## pwmblink
module pwmblink(
    input  logic clk,
    input  logic rst,
    output logic RGB_R,
    output logic RGB_B,
    output logic RGB_G
);
For scale: ~2,600 cells after synthesis, about 49 flip-flops, about 5 I/O pins, about 18,000 µm² of cells after synthesis.
clock: 13.5 ns
lec_check: 0
abc_area: 1
cap_margin: 20
core_margin: 2
core_utilization: 72
cts_cluster_diameter: 382
cts_cluster_size: 97
place_density: 0.38
setup_slack_margin: 3.29
slew_margin: 20
tns_end_percent: 10
run.sh (not shown) runs the stock make flow with config.mk's settings and CLKGATE_MAP_FILE=.
The starting point finished but failed the layout checks on setup timing.
Then changed:
Settings changed: ABC_AREA 1 to unset, CORE_UTILIZATION 72 to 40, CTS_CLUSTER_DIAMETER 382 to unset, CTS_CLUSTER_SIZE 97 to unset, PLACE_DENSITY 0.38 to unset, SETUP_SLACK_MARGIN 3.29 to unset, TNS_END_PERCENT 10 to unset.
Clock period 13.5 ns to 24.2 ns, I/O delays scaled along.
This time the run passed the timing, DRC and antenna checks.
Cell area fell by 9.9%.
Synthesized cell count fell by 13%.
Die area rose by 78%.

* * *

Starting RTL as in the previous note.
make LEC_CHECK=0 CAP_MARGIN=20 CORE_ASPECT_RATIO=0.64 CORE_MARGIN=2 CORE_UTILIZATION=40 CTS_CLUSTER_DIAMETER=29 CTS_CLUSTER_SIZE=38 HOLD_SLACK_MARGIN=0.28 MAX_ROUTING_LAYER=met4 PLACE_DENSITY=0.58 SLEW_MARGIN=25 finish   # period 25.9 ns
The baseline finished clean.
==> next run, changes <==
CORE_ASPECT_RATIO = default   (was 0.64)
CORE_UTILIZATION = 72   (was 40)
CTS_CLUSTER_DIAMETER = default   (was 29)
CTS_CLUSTER_SIZE = default   (was 38)
HOLD_SLACK_MARGIN = default   (was 0.28)
MAX_ROUTING_LAYER = default   (was met4)
PLACE_DENSITY = default   (was 0.58)
SLEW_MARGIN = 20   (was 25)
clock period = 13.8 ns   (was 25.9 ns; I/O delays follow)
Effect: The changed run never finished: it broke off in clock tree synthesis on DPL-0033; die area went down by 44%; area after synthesis does not change; synthesized cell count does not change.
==> next run, changes <==
CORE_UTILIZATION = 66   (was 72)
clock period = 28.9 ns   (was 13.8 ns; I/O delays follow)
- The new run went through all stages and came out clean
- die size grows by 8.9%
- synthesized cell count is unchanged
- area after synthesis is unchanged

* * *

## job 101
pwmblink again, from the RTL that the note above started with.
make LEC_CHECK=0 ABC_AREA=1 CAP_MARGIN=20 CELL_PAD_IN_SITES_GLOBAL_PLACEMENT=3 CORE_ASPECT_RATIO=0.64 CORE_MARGIN=8 CORE_UTILIZATION=63 CTS_CLUSTER_DIAMETER=29 CTS_CLUSTER_SIZE=81 HOLD_SLACK_MARGIN=0.28 MAX_ROUTING_LAYER=met4 MIN_ROUTING_LAYER=met2 PLACE_DENSITY=0.58 SLEW_MARGIN=25 finish   # period 25.9 ns
The log for job 101 ends in global placement without I/O (3_1_place_gp_skip_io) with error GPL-0301, so the run never completed.
--- input diff job 101..job 102 ---
- CELL_PAD_IN_SITES_GLOBAL_PLACEMENT: 3 -> unset
- HOLD_SLACK_MARGIN: 0.28 -> unset
- CTS_CLUSTER_DIAMETER: 29 -> unset
- PLACE_DENSITY: 0.58 -> unset
- ABC_AREA: 1 -> unset
- MAX_ROUTING_LAYER: met4 -> unset
- CTS_CLUSTER_SIZE: 81 -> unset
- CORE_ASPECT_RATIO: 0.64 -> unset
- SLEW_MARGIN: 25 -> 20
- MIN_ROUTING_LAYER: met2 -> unset
- CORE_MARGIN: 8 -> 2
- CORE_UTILIZATION: 63 -> 40
- the clock period (ns, I/O delays scaled along): 25.9 -> 30.2
[summary]
Across job 101 and job 102, a clean result was obtained everywhere but in job 101.
Job 101 never completed; the flow aborted with a tool error in global placement without I/O (3_1_place_gp_skip_io).
Going from job 101 to job 102, number of rows in the core area grows by 28.
Diff job 101 -> job 102: count of different cell masters after synthesis rose about 60%, post-synthesis mux area share rose 1.4 points.
Edits applied to the flow inputs when going from job 102 to job 103:
- changing CORE_UTILIZATION from 40 to 70
- setting CTS_CLUSTER_DIAMETER to 341 for the first time
- changing CAP_MARGIN from 20 to 5
- changing the clock period (ns, I/O delays scaled along) from 30.2 to 13.8
Results
Compared with job 102, job 103 shows a lower die size. Compare job 102 and job 103 | post-CTS setup buffer count higher: job 103. Reported for job 102 and job 103, number of port buffers turned out identical to the last digit. Note that the site row count recorded for job 102 amounts to 1.3 times the value seen in job 103. From job 102 to job 103, share of async-settable or async-resettable flops after synthesis did not move at all. Number of instances in the synthesized netlist came out exactly the same in job 102 and job 103. Cmp job 103 vs job 102: standard cell area after detailed placement higher in job 103. Job 103 never completed, since it errored out during global routing (5_1_grt). Job 103 vs. job 102: detailed placer's ending HPWL now sits higher; CTS H-tree depth now sits at about the same level.

* * *

wip/zinc:
Starting RTL as in the previous note.
clock: 31.8 ns
lec_check: 0
cap_margin: 20
core_margin: 2
core_utilization: 70
cts_cluster_diameter: 324
cts_cluster_size: 32
hold_slack_margin: 0.29
max_routing_layer: met4
setup_slack_margin: 4.54
slew_margin: 20
Relative to wip/zinc, the following input files were edited for wip/onyx:
- a change of CORE_UTILIZATION from 70 to 68
- a deleted SETUP_SLACK_MARGIN that had been 4.54
- a deleted HOLD_SLACK_MARGIN that had been 0.29
- a deleted CTS_CLUSTER_SIZE that had been 32
- a change of CAP_MARGIN from 20 to 5
- a change of CTS_CLUSTER_DIAMETER from 324 to 43
- a change of the clock period (ns, I/O delays scaled along) from 31.8 to 13.8
[summary]
- wip/onyx did not finish: a tool error stopped it during global routing (5_1_grt).
- As far as adder-cell share of the synthesized area is concerned, wip/zinc and wip/onyx perform about the same.
- Row post-cts resize count: wip/onyx higher / wip/zinc lower
- Summary of wip/onyx over wip/zinc: overall die width went up by 1.4%; placer congestion estimate went up by 0.071; placeable core region went up by 3.1%; H-tree level count was more or less identical.
- Half-perimeter wire length after detailed placement delta for wip/onyx relative to wip/zinc: about 28% higher
diff inputs: wip/onyx => wip/violet
- MAX_ROUTING_LAYER: met4 -> unset
- CAP_MARGIN: 5 -> 20
- ABC_AREA: unset -> 1
- CTS_CLUSTER_DIAMETER: 43 -> unset
- CORE_UTILIZATION: 68 -> 64
- the clock period (ns, I/O delays scaled along): 13.8 -> 34.8
[summary]
Adder and majority cell fraction of the synthesized area: wip/onyx vs wip/violet — no meaningful difference
Height of the die (higher): wip/violet
Summary of wip/violet over wip/onyx: area after synthesis neither gained nor lost much; and-or/or-and share of the synthesized area lost 11 points; overall chip area picked up an extra 6.0%; half-perimeter wire length after detailed placement lost 11 mm; synthesis area per yosys neither gained nor lost much.
In the reports for wip/onyx and wip/violet, the smaller synthesized cell count belongs to wip/onyx.
wip/violet | status: complete | timing, DRC, antenna: pass
Modified inputs, wip/amber compared to wip/violet
- ABC_AREA removed (was 1)
- SETUP_SLACK_MARGIN newly set to 4.54
- CORE_UTILIZATION changed from 64 to 58
- the clock period (ns, I/O delays scaled along) changed from 34.8 to 31.8
--- outcome ---
wip/amber: PASS, flow complete, no timing, DRC or antenna violations
Higher utilization of the core after routing goes to wip/violet over wip/amber.
Taking wip/violet as the reference, in wip/amber total power shows an increase of 81 uW, final cell count shows a reduction of 333.
Die height | wip/amber above wip/violet
No activity file was given, so power comes from the tool's default toggle rates.
